// SuperBallPickupMasterRotaryChampionDeluxe5
module SuperBallPickupMasterRotaryChampionDeluxe5(
	input LeftA,
	input LeftB,
	input RightA,
	input RightB,
	input LeftA2,
	input LeftB2,
	input RightA2,
	input RightB2,
	input wire clk,			 
	input wire reset,			 
	output wire [6:0] seg,	 
	output wire [3:0] an,	 
	output wire dp,			 
	output wire [2:0] red,	 
	output wire [2:0] green, 
	output wire [1:0] blue,	 
	output wire hsync,		 
	output wire vsync,			 
	output resetOut
	);
Size in the first run: ~0.031 mm2 of cells after synthesis.
clock: 5.63 ns
lec_check: 0
abc_area: 1
cap_margin: 20
core_margin: 2
core_utilization: 72
cts_cluster_size: 17
max_routing_layer: met4
place_density_lb_addon: 0.01
setup_slack_margin: 0.92
slew_margin: 20
run.sh (not shown) runs the stock make flow with config.mk's settings and CLKGATE_MAP_FILE=.
Change:
CELL_PAD_IN_SITES_GLOBAL_PLACEMENT = 0   (was unset)
CORE_ASPECT_RATIO = 1.35   (was unset)
CTS_CLUSTER_SIZE = unset   (was 17)
HOLD_SLACK_MARGIN = 0.09   (was unset)
MAX_ROUTING_LAYER = unset   (was met4)
MIN_ROUTING_LAYER = met1   (was unset)
PLACE_DENSITY_LB_ADDON = 0.12   (was 0.01)
SETUP_SLACK_MARGIN = 1.42   (was 0.92)
Effect:
- wire length rises slightly
- area after synthesis does not change
- core utilization fell by 1.3 points
- register-to-register slack gains 190 ps
- clock-buffer cell count went down by 9
- total power drops by a few percent
- via count went up slightly
- final area drops slightly
- first-iteration DRC count falls by a quarter to a third
- non-clock buffer count is higher by 4
Change:
CELL_PAD_IN_SITES_GLOBAL_PLACEMENT = unset   (was 0)
CORE_ASPECT_RATIO = unset   (was 1.35)
CTS_CLUSTER_SIZE = 72   (was unset)
HOLD_SLACK_MARGIN = unset   (was 0.09)
MIN_ROUTING_LAYER = unset   (was met1)
PLACE_DENSITY_LB_ADDON = 0.01   (was 0.12)
SETUP_SLACK_MARGIN = 0.94   (was 1.42)
The changed run finished clean.
Sequential share of layout area decreases by 0.64 points.
Worst setup slack loses 33 ps.
Total power increases by 3.0%.
Final area increases by 2.2%.
Cell count increases by 0.60%.
Synthesized area is unchanged.
Routed wire length increases by 1.9%.
Non-clock buffer count increases by 24.
Core utilization increases by 2.7 points.

========
## run 1
Starting RTL as in the previous note.
Design SuperBallPickupMasterRotaryChampionDeluxe5, start of the top module:
module SuperBallPickupMasterRotaryChampionDeluxe5(
	input LeftA,
	input LeftB,
	input RightA,
	input RightB,
	input LeftA2,
	input LeftB2,
	input RightA2,
	input RightB2,
	input wire clk,			 
	input wire reset,			 
	output wire [6:0] seg,	 
	output wire [3:0] an,	 
	output wire dp,			 
	output wire [2:0] red,	 
	output wire [2:0] green, 
	output wire [1:0] blue,	 
	output wire hsync,		 
	output wire vsync,			 
	output resetOut
	);
clock: 5.63 ns
lec_check: 0
abc_area: 1
cap_margin: 20
cell_pad_in_sites_global_placement: 0
core_aspect_ratio: 1.35
core_margin: 2
core_utilization: 72
cts_cluster_size: 100
hold_slack_margin: -0.08
min_routing_layer: met1
place_density: 0.35
setup_slack_margin: 1.42
slew_margin: 20
Edits applied to the flow inputs when going from run 1 to run 2:
Settings: PLACE_DENSITY: 0.35 -> 0.36; CELL_PAD_IN_SITES_GLOBAL_PLACEMENT: 0 -> unset; HOLD_SLACK_MARGIN: -0.08 -> unset; CTS_CLUSTER_DIAMETER: unset -> 376; CORE_ASPECT_RATIO: 1.35 -> unset; CTS_CLUSTER_SIZE: 100 -> 10; SETUP_SLACK_MARGIN: 1.42 -> 1.66; MIN_ROUTING_LAYER: met1 -> unset.
--- outcome ---
- Cmp run 1 and run 2 / floorplan-stage core utilization / higher: run 2
- Looking only at power density relative to cell area, and setting everything else aside, the higher value of run 1 and run 2 goes to run 1.
- [diff] hold slack, run 2 relative to run 1: improvement
- On average footprint of a synthesized cell, run 1 and run 2 are basically level.
- Power: run 2 vs run 1 down 0.00035 W
The inputs of run 3 differ from those of run 2 as listed below.
Settings: clearing PLACE_DENSITY, which used to be 0.36; swapping 1.66 for 0.65 in SETUP_SLACK_MARGIN; clearing CTS_CLUSTER_SIZE, which used to be 10.
Findings:
Status: net switching component of the power parity (run 2, run 3). Going from run 2 to run 3, design area moved up; fmax rose 1.9%; global-route wire length before repair went down; final period demand of the worst path has decreased. Run 3 — internal power of the cells 0.00022 W higher, run 2 as reference. Compared run 3 vs run 2, and clock power is up in run 3.
diff inputs: run 3 => run 4
Settings: swapping 376 for 234 in CTS_CLUSTER_DIAMETER; swapping 0.65 for 1.47 in SETUP_SLACK_MARGIN; putting GPL_ROUTABILITY_DRIVEN at 0 where nothing was set; putting PLACE_DENSITY_LB_ADDON at 0.01 where nothing was set.
Results
Side by side, part of the cycle the worst path needs turned out higher in run 4 than in run 3. Placed instance count delta (run 4 -> run 3): insignificant. Delta (run 4 minus run 3): share of the core filled with cells in the final layout higher, flip-flop and latch power roughly the same, final worst-path setup slack lower.
#### Input delta (run 5 over run 4)
Settings: clearing CTS_CLUSTER_DIAMETER, which used to be 234; clearing GPL_ROUTABILITY_DRIVEN, which used to be 0.
--- outcome ---
Period utilization: higher on run 4. | combinational share of cell area | run 5 vs run 4 | 0.18 points lower |. Highest-delay cell along the critical path = sky130_fd_sc_hd__dfrtp_1: run 4; highest-delay cell along the critical path = sky130_fd_sc_hd__dfstp_2: run 5. Run 5 ends up with lower wire length than run 4 does. Compared with run 4, in run 5 final cell count roughly the same; met1 routed wirelength after detailed routing roughly the same; post-route total power higher.
Relative to run 5, the following input files were edited for run 6:
Settings: CTS_CLUSTER_DIAMETER now 39, previously not set; CTS_CLUSTER_SIZE now 72, previously not set; SETUP_SLACK_MARGIN now 1.25, was 1.47.
Re overall track demand over capacity in global routing: run 6 is 1.1 points up on run 5.
Comparing run 5 and run 6, fraction of power consumed by sequential logic is higher on run 5.
[run 6 vs run 5] depth of the CTS H-tree: higher in run 6
Run 6 ended up with green[2] as its last element of the critical path; run 5 ended up with red[0].
~same post-detailed-placement half-perimeter wirelength in run 5 and run 6
When run 6 is measured against run 5, its total number of vias turns out 574 higher.
The run showing the smaller highest attainable clock frequency is run 5.
[compare] base=run 5 new=run 6: layout sequential cell count has remained practically unchanged, power has increased.
Against run 5, run 6 reports a share of power burned in combinational logic that is lower.
Power figures rest on the tool's default switching activity, not on a simulated workload.
